==> 08-16 <==
==> flow/design.v <==
module sensor_if(input sens_active,reset,clk,output passed);
reg [255-1:0] shift_reg;
reg compleated,uninterupted;
  always @(posedge clk) begin
  if(~reset && sens_active && ~uninterupted)begin
      shift_reg <= {shift_reg[255-2:0], sens_active};
      if(shift_reg[255-1])begin
        uninterupted = 1;
        shift_reg <= 0;
      end
    end  
    if(~reset && uninterupted && ~sens_active)begin
      shift_reg <= {shift_reg[255-2:0], ~sens_active};
    end if(uninterupted && shift_reg[255-1] && ~sens_active) begin
      compleated = 1;
    end
    if(reset) begin
      shift_reg <= 0;
      compleated = 0;
      uninterupted = 0;
    end
  end
  assign passed = compleated;
endmodule
==> flow/run.sh <==
#!/bin/bash
# the make line also repeats each setting of config.mk as NAME=value (left out here)
make -C /OpenROAD-flow-scripts/flow DESIGN_CONFIG=/design/flow/config.mk WORK_HOME=/design/flow/orfs CLKGATE_MAP_FILE= finish
==> flow/config.mk <==
export PLATFORM = sky130hd
export DESIGN_NAME = sensor_if
export DESIGN_NICKNAME = sensor_if
export VERILOG_FILES = /design/flow/design.v
export SDC_FILE = /design/flow/constraint.sdc
export NUM_CORES = 4
export LEC_CHECK = 0
export ABC_AREA = 0
export CAP_MARGIN = 0
export CELL_PAD_IN_SITES_DETAIL_PLACEMENT = 1
export CORE_ASPECT_RATIO = 1.41
export CORE_MARGIN = 3
export CORE_UTILIZATION = 17
export CTS_CLUSTER_DIAMETER = 23
export CTS_CLUSTER_SIZE = 26
export GPL_ROUTABILITY_DRIVEN = 1
export GPL_TIMING_DRIVEN = 0
export MAX_ROUTING_LAYER = met5
export PLACE_DENSITY = 0.67
export SLEW_MARGIN = 0
export TNS_END_PERCENT = 80
==> flow/constraint.sdc <==
create_clock -name core_clock -period 1.48 [get_ports {clk}]
set_input_delay 0.2960 -clock core_clock [delete_from_list [all_inputs] [get_ports {clk}]]
set_output_delay 0.2960 -clock core_clock [all_outputs]
set_load 0.01 [all_outputs]
==> 01-27 (differences from 08-16) <==
CELL_PAD_IN_SITES_DETAIL_PLACEMENT = default   (was 1)
CORE_MARGIN = 2   (was 3)
CORE_UTILIZATION = 72   (was 17)
CTS_CLUSTER_DIAMETER = 316   (was 23)
GPL_ROUTABILITY_DRIVEN = default   (was 1)
GPL_TIMING_DRIVEN = 1   (was 0)
HOLD_SLACK_MARGIN = 0.07   (was default)
MAX_ROUTING_LAYER = met4   (was met5)
PLACE_DENSITY = 0.37   (was 0.67)
SLEW_MARGIN = 40   (was 0)
TNS_END_PERCENT = default   (was 80)
==> flow/constraint.sdc (replaced) <==
create_clock -name core_clock -period 1.43 [get_ports {clk}]
set_input_delay 0.2860 -clock core_clock [delete_from_list [all_inputs] [get_ports {clk}]]
set_output_delay 0.2860 -clock core_clock [all_outputs]
set_load 0.01 [all_outputs]
==> 06-15 (differences from 08-16) <==
ABC_AREA = 1   (was 0)
CAP_MARGIN = 20   (was 0)
CELL_PAD_IN_SITES_DETAIL_PLACEMENT = default   (was 1)
CORE_ASPECT_RATIO = default   (was 1.41)
CORE_MARGIN = 2   (was 3)
CORE_UTILIZATION = 72   (was 17)
CTS_CLUSTER_DIAMETER = default   (was 23)
CTS_CLUSTER_SIZE = default   (was 26)
GPL_ROUTABILITY_DRIVEN = default   (was 1)
GPL_TIMING_DRIVEN = default   (was 0)
MAX_ROUTING_LAYER = default   (was met5)
PLACE_DENSITY = default   (was 0.67)
SLEW_MARGIN = 20   (was 0)
TNS_END_PERCENT = default   (was 80)
==> flow/constraint.sdc (replaced) <==
create_clock -name core_clock -period 1.43 [get_ports {clk}]
set_input_delay 0.2860 -clock core_clock [delete_from_list [all_inputs] [get_ports {clk}]]
set_output_delay 0.2860 -clock core_clock [all_outputs]
set_load 0.01 [all_outputs]
==> deck_impl_summary.md <==
Key Metrics from the Run

Critical path
  – R2r endpoint: shift_reg[102]$_SDFFE_PP0P_

Synth
  – Compound Share, Synth: 0.275
  – Synth top cells by count: dfxtp_1 (257), a21oi_1 (256), nand2_1 (255), o21ai_0 (154), o21ai_1 (100)
  – Sequential share of the synthesized area: 0.554

Layout
  – Buffers excl. clock: approximately 130
  – CLK BUF: around 48
  – Nets@finish: around 1200
  – Sequential Area: roughly 0.005 mm2

Status
  – Violated layout checks: setup timing
  – Status: complete, but fails checks

Die
  – Chip area: 0.0576 mm2

Timing
  – Final Worst Setup Slack: -174 ps
  – Final setup viols: about 100

Clock tree
  – H-tree Lvls: 2

Power and ir drop
  – Pint: between 0.01 and 0.015 W
Source of the figures above: 08-16

==> deck_impl_summary.md <==
Key Metrics from the Run

Timing
  – Final setup viols: 0
  – Final Worst Setup Slack: 79.7 ps

Layout
  – Nets@finish: 2695
  – Sequential Area: around 0.005 mm2
  – Buffers excl. clock: between 100 and 150
  – CLK BUF: around 40

Synth
  – Compound Share, Synth: 0.00142
  – Synth top cells by count: nand2_1 (764), nor2_1 (763), dfxtp_1 (257), inv_1 (256)
  – Yosys top cell by instances: nand2_1
  – Sequential share of the synthesized area: 0.325

Power and ir drop
  – Pint: 0.0136 W

Critical path
  – R2r endpoint: shift_reg[171]$_SDFFE_PP0P_

Status
  – Status: complete, no violations

Die
  – Chip area: about 0.023 mm2
Source of the figures above: 06-15

==> deck_impl_summary.md <==
Key Metrics from the Run

Placed design
  – DP Wirelength: ~9400 um

Clock tree
  – H-tree Lvls: 1

Die
  – Chip area: 0.0138 mm2

Worst hold path
  – Hold Crit Depth: 2

Synth
  – Sequential share of the synthesized area: 0.554
  – Compound Share, Synth: 0.275
  – Synth top cells by count: dfxtp_1 (257), a21oi_1 (256), nand2_1 (255), o21ai_0 (154), o21ai_1 (100)

Status
  – Status: complete, no violations

Critical path
  – Reg2Reg Depth: 5
  – R2r endpoint: shift_reg[238]$_SDFFE_PP0P_

Layout
  – CLK BUF: 13
  – Nets@finish: 1099

Timing
  – Final setup viols: 0
  – Final Worst Setup Slack: 70.2 ps
Source of the figures above: 01-27


* * *

==> job 2391: inputs <==
Starts from the design.v that is shown in full above.
make LEC_CHECK=0 ABC_AREA=1 CAP_MARGIN=20 CELL_PAD_IN_SITES_GLOBAL_PLACEMENT=3 CORE_MARGIN=2 CORE_UTILIZATION=40 CTS_CLUSTER_DIAMETER=89 SLEW_MARGIN=20 finish   # period 1.91 ns
run.sh (not shown) runs the stock make flow with config.mk's settings and CLKGATE_MAP_FILE=.
==> job 8220 (differences from job 2391) <==
ABC_AREA = 0   (was 1)
CAP_MARGIN = 0   (was 20)
CELL_PAD_IN_SITES_GLOBAL_PLACEMENT = unset   (was 3)
CORE_ASPECT_RATIO = 1.41   (was unset)
CORE_UTILIZATION = 72   (was 40)
CTS_CLUSTER_DIAMETER = 316   (was 89)
CTS_CLUSTER_SIZE = 26   (was unset)
GPL_TIMING_DRIVEN = 1   (was unset)
HOLD_SLACK_MARGIN = 0.07   (was unset)
MAX_ROUTING_LAYER = met4   (was unset)
PLACE_DENSITY = 0.67   (was unset)
SLEW_MARGIN = 0   (was 20)
==> flow/constraint.sdc (replaced) <==
create_clock -name core_clock -period 1.52 [get_ports {clk}]
set_input_delay 0.3040 -clock core_clock [delete_from_list [all_inputs] [get_ports {clk}]]
set_output_delay 0.3040 -clock core_clock [all_outputs]
set_load 0.01 [all_outputs]
==> qor summary <==
	job 8220	job 2391
Result of the run	timing/DRC/antenna clean	aborted with a tool error
Last stage reached	-	global placement without I/O (3_1_place_gp_skip_io)
Die area	13,800 sq um	41,200 sq um
Post-Syn Area per Cell	8.13 sq um	5.63 sq um
Xor/xnor cell area share of the yosys netlist	0.0942%	0%
Post-synthesis cell type with the largest instance count	sky130_fd_sc_hd__dfxtp_1	sky130_fd_sc_hd__nand2_1
Initial Utilization	73.2%	40.8%
Sequential element share of the synthesized area	55.4%	32.5%
Core Region	12,700 sq um	38,800 sq um
Area share, top type	55.4%	32.5%
Chip Area, Yosys	9300 sq um	15,800 sq um
Die Span X	99.7 um	203 um
Gate Count Post-Synth	1,143	2,811
Die y size	139 um	203 um

* * *

==> inputs of run a <==
Starts from the design.v that is shown in full above.
make LEC_CHECK=0 ABC_AREA=1 CAP_MARGIN=30 CELL_PAD_IN_SITES_GLOBAL_PLACEMENT=3 CORE_MARGIN=2 CORE_UTILIZATION=40 CTS_CLUSTER_DIAMETER=22 CTS_CLUSTER_SIZE=37 MIN_ROUTING_LAYER=met2 SLEW_MARGIN=20 finish   # period 1.91 ns
==> inputs of run b, as changes to run a <==
ABC_AREA = 0   (was 1)
CAP_MARGIN = 0   (was 30)
CELL_PAD_IN_SITES_GLOBAL_PLACEMENT = unset   (was 3)
CORE_ASPECT_RATIO = 0.53   (was unset)
CORE_UTILIZATION = 72   (was 40)
CTS_CLUSTER_DIAMETER = 394   (was 22)
CTS_CLUSTER_SIZE = 26   (was 37)
GPL_TIMING_DRIVEN = 1   (was unset)
HOLD_SLACK_MARGIN = -0.1   (was unset)
MAX_ROUTING_LAYER = met4   (was unset)
MIN_ROUTING_LAYER = unset   (was met2)
PLACE_DENSITY = 0.67   (was unset)
SETUP_SLACK_MARGIN = 0.45   (was unset)
SLEW_MARGIN = 40   (was 20)
==> flow/constraint.sdc (replaced) <==
create_clock -name core_clock -period 1.59 [get_ports {clk}]
set_input_delay 0.3180 -clock core_clock [delete_from_list [all_inputs] [get_ports {clk}]]
set_output_delay 0.3180 -clock core_clock [all_outputs]
set_load 0.01 [all_outputs]
==> Slide: Implementation Results <==
Physical Implementation Snapshot

Synthesis
  • Yosys Chip Area: 0.0158 mm^2
  • Dominant cell area share: 0.325
  • Top cells by area: dfxtp_1 33%, nand2_1 18%, nor2_1 18%, nand4_1 10%, nand3_1 8.0%
  • Post-synthesis simple-gate area fraction: 0.544
  • Count leader, synth: nand2_1
  • Netlist Area Pre-Place: 0.0158 mm^2
  • Yosys cell count: 2811
  • Comb area leader: simple AND/OR/NAND/NOR gates
  • Syn_area_per_cell: 5.63 um^2
  • Synth Instances: 2811

Run status
  • Outcome: aborted with a tool error
  • Stop stage: global placement without I/O
  • Stop err: [ERROR GPL-0301] Utilization 107.924 % exceeds 100%.

Die
  • Height of the chip: 203 um
  • Site row count: 72
  • Chip width: 203 um
  • Initial Util: 0.408
The numbers above come from run a.

==> Slide: Implementation Results <==
Run Summary

Synthesis
  • Synth Instances: 1143
  • Post-synthesis simple-gate area fraction: 0.106
  • Top cells by area: dfxtp_1 55%, a21oi_1 14%, nand2_1 10%, o21ai_0 8.3%, o21ai_1 5.4%
  • Syn_area_per_cell: 8.13 um^2
  • Yosys cell count: 1143
  • Yosys Chip Area: 0.00930 mm^2

Run status
  • Outcome: finished clean

Die
  • Site row count: 30
  • Height of the chip: 86.7 um
  • Initial Util: 0.733
  • Chip width: 160 um

Min path
  • Worst Hold Launch: reset

Cells and area
  • Clock-cell share: 0.0313
The numbers above come from run b.

No activity file was given, so power comes from the tool's default toggle rates.
